==> inputs of try-fjord <==
==> flow/design.v <==
`timescale 1ns/1ps
module rotation #(
	parameter DSIZE		= 16
)(
	input				clock,
	input				rst_n,
	input [DSIZE-1:0]	idata,
	input [DSIZE-1:0]	comp,
	output[DSIZE-1:0]	odata,
	output				cmp_rel			 
);
reg [DSIZE-1:0]	data_reg;
always@(posedge clock,negedge rst_n)
	if(~rst_n)	data_reg	<= {DSIZE{1'b0}};
	else begin
		if(comp > idata)
				data_reg	<= idata;
		else	data_reg	<= idata - comp;
	end   
reg 			cmp_reg;
always@(posedge clock)
	cmp_reg		<= !(comp > idata);
assign	odata	= data_reg;
assign	cmp_rel	= cmp_reg;
endmodule
`timescale 1ns/1ps
module shift_add #(
	parameter	DSIZE	= 16,
	parameter	SNUM	= 0
)(
	input				clock	,
	input				en		,
	input [DSIZE-1:0]	X       ,
	input [DSIZE-1:0]	Y       ,
	output[DSIZE-1:0]	Z       
);
reg [DSIZE:0]		data;
always@(posedge clock)
	if(en)	data	<= X + (Y>>SNUM);
	else	data	<= X;
assign	Z = data[DSIZE]? {DSIZE{1'b1}} : data[DSIZE-1:0];
endmodule
`timescale 1ns/1ps
module shift_sub #(
	parameter	DSIZE	= 16,
	parameter	SNUM
)(
	input				clock	,
	input				en		,
	input [DSIZE-1:0]	X		,
	input [DSIZE-1:0]	Y		,
	output[DSIZE-1:0]	Z
);
reg [DSIZE:0]	data;
always@(posedge clock)
	if(en)	data	<= X - (Y>>SNUM);
	else	data	<= X;
assign	Z	= data[DSIZE]? {DSIZE{1'b0}} : data[DSIZE-1:0];
endmodule
`timescale 1ns/1ps
module collect_cos #(
	parameter		DSIZE	= 16,
	parameter		SEL		= 16
)(
	input				clock	,
	input				en		,
	input [DSIZE-1:0]	X		,
	output[DSIZE-1:0]	Y
);
localparam		CSIZE	= DSIZE;
localparam		COS_45_000		=  0.7071 * 2**CSIZE,      
                COS_26_565      =  0.8944 * 2**CSIZE,
                COS_14_036      =  0.9701 * 2**CSIZE,
                COS_7_1250      =  0.9923 * 2**CSIZE,
                COS_3_5763      =  0.9981 * 2**CSIZE,
                COS_1_7899      =  0.9995 * 2**CSIZE,
                COS_0_8952      =  0.9999 * 2**CSIZE,
                COS_0_4476      =  1.0000 * 2**CSIZE,
                COS_0_2238      =  1.0000 * 2**CSIZE,
                COS_0_1119      =  1.0000 * 2**CSIZE,
                COS_0_0560      =  1.0000 * 2**CSIZE,
                COS_0_0280      =  1.0000 * 2**CSIZE,
                COS_0_0140      =  1.0000 * 2**CSIZE,
                COS_0_0070      =  1.0000 * 2**CSIZE,
                COS_0_0035      =  1.0000 * 2**CSIZE,
                COS_0_0017      =  1.0000 * 2**CSIZE,
	            COS_0_0009	    =  1.0000 * 2**CSIZE;
wire [CSIZE:0]	cos_cf [16:0]	;
assign	cos_cf[ 0]	= COS_45_000		;
assign	cos_cf[ 1]	= COS_26_565		;
assign	cos_cf[ 2]	= COS_14_036		;
assign	cos_cf[ 3]	= COS_7_1250		;
assign	cos_cf[ 4]	= COS_3_5763		;
assign	cos_cf[ 5]	= COS_1_7899		;
assign	cos_cf[ 6]	= COS_0_8952		;
assign	cos_cf[ 7]	= COS_0_4476		;
assign	cos_cf[ 8]	= COS_0_2238		;
assign	cos_cf[ 9]	= COS_0_1119		;
assign	cos_cf[10]	= COS_0_0560		;
assign	cos_cf[11]	= COS_0_0280		;
assign	cos_cf[12]	= COS_0_0140		;
assign	cos_cf[13]	= COS_0_0070		;
assign	cos_cf[14]	= COS_0_0035		;
assign	cos_cf[15]	= COS_0_0017		;
assign	cos_cf[16]	= COS_0_0009		;
localparam [4:0]	SM = (SEL > 16)? 16 : SEL; 
reg [DSIZE+CSIZE-1:0]		mul_data;
always@(posedge clock)
	case(SM)
	5'd0	: mul_data	<= en? X * cos_cf[ 0]	: X << CSIZE ;
	5'd1    : mul_data	<= en? X * cos_cf[ 1]   : X << CSIZE ;
    5'd2    : mul_data	<= en? X * cos_cf[ 2]   : X << CSIZE ;
    5'd3    : mul_data	<= en? X * cos_cf[ 3]   : X << CSIZE ;
    5'd4    : mul_data	<= en? X * cos_cf[ 4]   : X << CSIZE ;
    5'd5    : mul_data	<= en? X * cos_cf[ 5]   : X << CSIZE ;
    5'd6    : mul_data	<= en? X * cos_cf[ 6]   : X << CSIZE ;
    5'd7    : mul_data	<= en? X * cos_cf[ 7]   : X << CSIZE ;
    5'd8    : mul_data	<= en? X * cos_cf[ 8]   : X << CSIZE ;
    5'd9    : mul_data	<= en? X * cos_cf[ 9]   : X << CSIZE ;
    5'd10   : mul_data	<= en? X * cos_cf[10]   : X << CSIZE ;
    5'd11   : mul_data	<= en? X * cos_cf[11]   : X << CSIZE ;
    5'd12   : mul_data	<= en? X * cos_cf[12]   : X << CSIZE ;
    5'd13   : mul_data	<= en? X * cos_cf[13]   : X << CSIZE ;
    5'd14   : mul_data	<= en? X * cos_cf[14]   : X << CSIZE ;
	5'd15   : mul_data	<= en? X * cos_cf[15]   : X << CSIZE ;
	5'd16   : mul_data	<= en? X * cos_cf[16]   : X << CSIZE ;  
	default : mul_data	<= X << DSIZE;
	endcase
assign	Y = mul_data[CSIZE+DSIZE-1-:DSIZE];
endmodule
`timescale 1ns/1ps
module sin_cos #(
	parameter	ASIZE	=	16,
	parameter	DSIZE	= 	16,
	parameter	RNUM	= 	16
)(
	input				clock 	,
	input [ASIZE-1:0]	angle   ,
	output[DSIZE-1:0]	cos		,
	output[DSIZE-1:0]	sin		
);
localparam	RSIZE	= (RNUM > 16)? 16 : RNUM;
localparam		Angle_45		= 45*2**     (1*ASIZE)	/90,			 
				Angle_26		= 26.5651*2**(1*ASIZE)	/90,       
				Angle_14		= 14.0362*2**(1*ASIZE)	/90,       
				Angle_7			= 7.1250*2** (1*ASIZE)	/90,        
				Angle_3			= 3.5763*2** (1*ASIZE)	/90,        
				Angle_1_7899	= 1.7899*2** (1*ASIZE)	/90,        
				Angle_0_8952	= 0.8952*2** (1*ASIZE)	/90,        
				Angle_0_4476	= 0.4476*2** (1*ASIZE)	/90,        
				Angle_0_2238	= 0.2238*2** (1*ASIZE)	/90,        
				Angle_0_1119	= 0.1119*2** (1*ASIZE)	/90,
				Angle_0_0560	= 0.0560*2** (1*ASIZE)	/90,
				Angle_0_0280	= 0.0280*2** (1*ASIZE)	/90,    	
                Angle_0_0140    = 0.0140*2** (1*ASIZE)	/90,
                Angle_0_0070    = 0.0070*2** (1*ASIZE)	/90,
                Angle_0_0035    = 0.0035*2** (1*ASIZE)	/90,
                Angle_0_0017    = 0.0017*2** (1*ASIZE)	/90,
                Angle_0_0009    = 0.0009*2** (1*ASIZE)	/90;
wire [ASIZE-1:0]	ANGLE [16:0];
assign	ANGLE [ 0]	= Angle_45				;    
assign	ANGLE [ 1]	= Angle_26	            ;
assign	ANGLE [ 2]	= Angle_14	            ;
assign	ANGLE [ 3]	= Angle_7		        ;
assign	ANGLE [ 4]	= Angle_3		        ;
assign	ANGLE [ 5]	= Angle_1_7899          ;
assign	ANGLE [ 6]	= Angle_0_8952          ;
assign	ANGLE [ 7]	= Angle_0_4476          ;
assign	ANGLE [ 8]	= Angle_0_2238          ;
assign	ANGLE [ 9]	= Angle_0_1119          ;
assign	ANGLE [10]	= Angle_0_0560          ;
assign	ANGLE [11]	= Angle_0_0280          ;
assign	ANGLE [12]	= Angle_0_0140          ;
assign	ANGLE [13]	= Angle_0_0070          ;
assign	ANGLE [14]	= Angle_0_0035          ;
assign	ANGLE [15]	= Angle_0_0017          ;
assign	ANGLE [16]	= Angle_0_0009          ;
wire[ASIZE-1:0]		angle_value	[RSIZE-1:0];
wire[ASIZE-1:0]		angle_rotate_result [RSIZE-1:0];	 
reg [RSIZE-1:0]		rotation_occure;
wire[RSIZE-1:0]		shift_en;			
assign	angle_value[0] = angle;
genvar II;
generate
for(II=0;II<RSIZE;II=II+1)begin:LOOP_BLOCK
rotation #(
	.DSIZE			(ASIZE)
)rotation_inst(
	.clock			(clock						),
	.rst_n          (1'b1						),
	.idata          (angle_value[II]			),
	.comp           (ANGLE[II]					),
	.odata          (angle_rotate_result[II]	),
	.cmp_rel		(shift_en[II]				)
);
if(II != (RSIZE-1))begin
assign	angle_value[II+1]	= angle_rotate_result[II];
end
end
endgenerate
wire[DSIZE:0]	xcoords_value 	[RSIZE-1:0];
wire[DSIZE:0]	ycoords_value	[RSIZE-1:0];
wire[DSIZE:0]	x_shift_result [RSIZE-1:0];
wire[DSIZE:0]	y_shift_result [RSIZE-1:0];
assign	xcoords_value[0]	= 1'b1<<DSIZE;
assign	ycoords_value[0]	= {DSIZE{1'b0}};
generate
for (II = 0;II<RSIZE;II=II+1)begin:SHIFT_BLOCK
shift_sub #(
	.DSIZE		(DSIZE+1		),
	.SNUM 		(II				)
)shift_sub_inst(
	.clock		(clock					),
	.en			(shift_en[II]           ),
	.X			(xcoords_value[II]          ),
	.Y			(ycoords_value[II]          ),
	.Z      	(x_shift_result[II]   )
);
shift_add #(
	.DSIZE		(DSIZE+1		),
	.SNUM 		(II				)
)shift_add_inst(
	.clock		(clock					),
	.en			(shift_en[II]           ),
	.X			(ycoords_value[II]          ),
	.Y			(xcoords_value[II]          ),
	.Z      	(y_shift_result[II]   )
);
if(II != (RSIZE-1))begin
assign	ycoords_value[II+1] = y_shift_result[II];
assign	xcoords_value[II+1]	= x_shift_result[II];
end
end
endgenerate
wire[DSIZE-1:0]		cos_coeff [RSIZE-1:0];
wire[DSIZE-1:0]		cos_coeff_result [RSIZE-1:0];
assign	cos_coeff[0]	= {DSIZE{1'b1}};
generate
for(II=0;II<RSIZE;II=II+1)begin:COS_COEFF_BLOCK
collect_cos #(
	.DSIZE			(DSIZE		),
	.SEL			(II			)
)collect_cos_inst(
	.clock			(clock					),
	.en				(shift_en[II]           ),
	.X				(cos_coeff[II]          ),
	.Y      		(cos_coeff_result[II]   )
);
if(II != (RSIZE-1))begin
assign	 cos_coeff[II+1] = cos_coeff_result[II];
end
end
endgenerate
reg [DSIZE+DSIZE:0]		X_reg,Y_reg;
always@(posedge clock)begin
	X_reg	<=  cos_coeff_result[RSIZE-1][DSIZE-1:0] *  x_shift_result[RSIZE-1][DSIZE-:(DSIZE+1)]; 
	Y_reg	<=  cos_coeff_result[RSIZE-1][DSIZE-1:0] *  y_shift_result[RSIZE-1][DSIZE-:(DSIZE+1)]; 
end
assign	cos	= X_reg[DSIZE+DSIZE-1-:DSIZE];
assign	sin	= Y_reg[DSIZE+DSIZE-1-:DSIZE];
endmodule
==> flow/run.sh <==
#!/bin/bash
# the make line also repeats each setting of config.mk as NAME=value (left out here)
make -C /OpenROAD-flow-scripts/flow DESIGN_CONFIG=/design/flow/config.mk WORK_HOME=/design/flow/orfs CLKGATE_MAP_FILE= finish
==> flow/config.mk <==
export PLATFORM = sky130hd
export DESIGN_NAME = sin_cos
export DESIGN_NICKNAME = sin_cos
export VERILOG_FILES = /design/flow/design.v
export SDC_FILE = /design/flow/constraint.sdc
export NUM_CORES = 4
export LEC_CHECK = 0
export CAP_MARGIN = 20
export CORE_MARGIN = 2
export CORE_UTILIZATION = 72
export CTS_CLUSTER_DIAMETER = 170
export MAX_ROUTING_LAYER = met4
export PLACE_DENSITY_LB_ADDON = 0.01
export SETUP_SLACK_MARGIN = 0.43
export SLEW_MARGIN = 40
==> flow/constraint.sdc <==
create_clock -name core_clock -period 5.7 [get_ports {clock}]
set_input_delay 1.1400 -clock core_clock [delete_from_list [all_inputs] [get_ports {clock}]]
set_output_delay 1.1400 -clock core_clock [all_outputs]
set_load 0.01 [all_outputs]
==> inputs of try-delta, as changes to try-fjord <==
- CORE_UTILIZATION: 72 -> 62
- CTS_CLUSTER_DIAMETER: 170 -> default
- MAX_ROUTING_LAYER: met4 -> default
- PLACE_DENSITY_LB_ADDON: 0.01 -> default
- SETUP_SLACK_MARGIN: 0.43 -> default
- SLEW_MARGIN: 40 -> 20
==> flow/constraint.sdc (replaced) <==
create_clock -name core_clock -period 5.83 [get_ports {clock}]
set_input_delay 1.1660 -clock core_clock [delete_from_list [all_inputs] [get_ports {clock}]]
set_output_delay 1.1660 -clock core_clock [all_outputs]
set_load 0.01 [all_outputs]
==> summary of the runs <==
try-delta finished but failed the layout checks on setup timing. try-fjord completed and failed the layout checks on setup timing.
Flip-flop count is the same in try-delta and try-fjord.
Against try-delta, the setup slack of try-fjord is lower by 200 ps.
Of try-delta and try-fjord, try-delta has the higher count of clock-buffer cells in the layout (gap 5).
Against try-delta, the first-iteration DRC count of try-fjord is higher by about 46%.

* * *

==> 10-23 <==
Starts from the design.v that is shown in full above.
export LEC_CHECK = 0
export ABC_AREA = 1
export CAP_MARGIN = 20
export CORE_MARGIN = 2
export CORE_UTILIZATION = 71
export CTS_CLUSTER_SIZE = 91
export SLEW_MARGIN = 20
create_clock -name core_clock -period 5.07 [get_ports {clock}]
run.sh (not shown) runs the stock make flow with config.mk's settings and CLKGATE_MAP_FILE=.
==> inputs of 08-06, as changes to 10-23 <==
Settings changed: ABC_AREA 1 to unset, CORE_UTILIZATION 71 to 64, CTS_CLUSTER_SIZE 91 to unset, SETUP_SLACK_MARGIN set to -0.33.
==> flow/constraint.sdc (replaced) <==
create_clock -name core_clock -period 4.94 [get_ports {clock}]
set_input_delay 0.9880 -clock core_clock [delete_from_list [all_inputs] [get_ports {clock}]]
set_output_delay 0.9880 -clock core_clock [all_outputs]
set_load 0.01 [all_outputs]
==> results <==
                                                                                                08-06                                    10-23
Result of the run                                                            finished with violations                 finished with violations
Layout check failures                                                                    setup timing                             setup timing
Adders+Majority by Area                                                                         0.377                                    0.345
Total core area                                                                          123,000 um^2                             121,000 um^2
Summed instance area of the synthesized netlist                                           79,100 um^2                              86,600 um^2
R2R Setup Slk                                                                                -1160 ps                                  -440 ps
CP Launch Point                                               SHIFT_BLOCK[15].shift_add_inst.data[17]  SHIFT_BLOCK[15].shift_sub_inst.data[17]
Area fraction in and, or, nand and nor cells after synthesis                                    0.140                                    0.222
Non-clock buffer contribution to total cell area                                               0.0747                                   0.0586
Number of buffers created by CTS                                                                  103                                      102
Met2 wire length                                                                              93.5 mm                                   123 mm
Post-Route Utilization                                                                          0.757                                    0.837
Routed via count divided by cell count                                                           5.36                                     5.68
Overall die area                                                                         126,000 um^2                             125,000 um^2
Total routing usage reported by global routing                                                  0.297                                    0.384

* * *

==> build 62 <==
Starts from the design.v that is shown in full above.
make LEC_CHECK=0 CAP_MARGIN=20 CORE_MARGIN=2 CORE_UTILIZATION=72 CTS_CLUSTER_DIAMETER=170 PLACE_DENSITY_LB_ADDON=0.01 SETUP_SLACK_MARGIN=1.69 SLEW_MARGIN=20 finish   # period 5.7 ns
==> build 44 (differences from build 62) <==
- ABC_AREA: not set -> 1
- CORE_UTILIZATION: 72 -> 70
- CTS_CLUSTER_DIAMETER: 170 -> not set
- PLACE_DENSITY_LB_ADDON: 0.01 -> not set
- SETUP_SLACK_MARGIN: 1.69 -> 1.14
==> flow/constraint.sdc (replaced) <==
create_clock -name core_clock -period 6.55 [get_ports {clock}]
set_input_delay 1.3100 -clock core_clock [delete_from_list [all_inputs] [get_ports {clock}]]
set_output_delay 1.3100 -clock core_clock [all_outputs]
set_load 0.01 [all_outputs]
==> summary.log <==
qor: place.placedInstanceArea 88970 um^2
qor: yosys.muxShareOfSynthArea 0.02600%
qor: yosys.synthTopCellsByArea sky130_fd_sc_hd__dfxtp_1 (22%), sky130_fd_sc_hd__fa_1 (21%), sky130_fd_sc_hd__ha_1 (13%)
qor: outcome.run_status finished clean
qor: layout.layout-area-overhead-vs-synth 9.892%
qor: timing.worst_pin_slew 860.1 ps
qor: global_routing.grt_start_max_net_pins 49
qor: timing.final.setup_skew 84.54 ps
qor: layout.sh_comb_area 61.85%
qor: global_routing.grt_usage 36.15%
qor: floorplan.num_rows 129
qor: yosys.compound_area_share 5.401%
qor: place.place.detailed.hpwl 183.1 mm
qor: timing.final.min_clock_period 5467 ps
qor: detailed_routing.routedLengthMet1 92.26 mm
qor: worst_setup_path.worst-path-max-fanout 14
qor: cts.ctsResizeCount 180
That was build 44.
==> summary.log <==
qor: cts.ctsResizeCount 297
qor: yosys.compound_area_share 8.841%
qor: outcome.run_status finished with violations
qor: timing.worst_pin_slew 1108 ps
qor: global_routing.grt_start_max_net_pins 59
qor: place.placedInstanceArea 84610 um^2
qor: outcome.check_failures setup timing
qor: worst_setup_path.worst-path-max-fanout 8
qor: timing.finalSetupViolations 53
qor: timing.final_worst_slack -496.5 ps
qor: yosys.muxShareOfSynthArea 1.703%
qor: timing.final.min_clock_period 6197 ps
That was build 62.
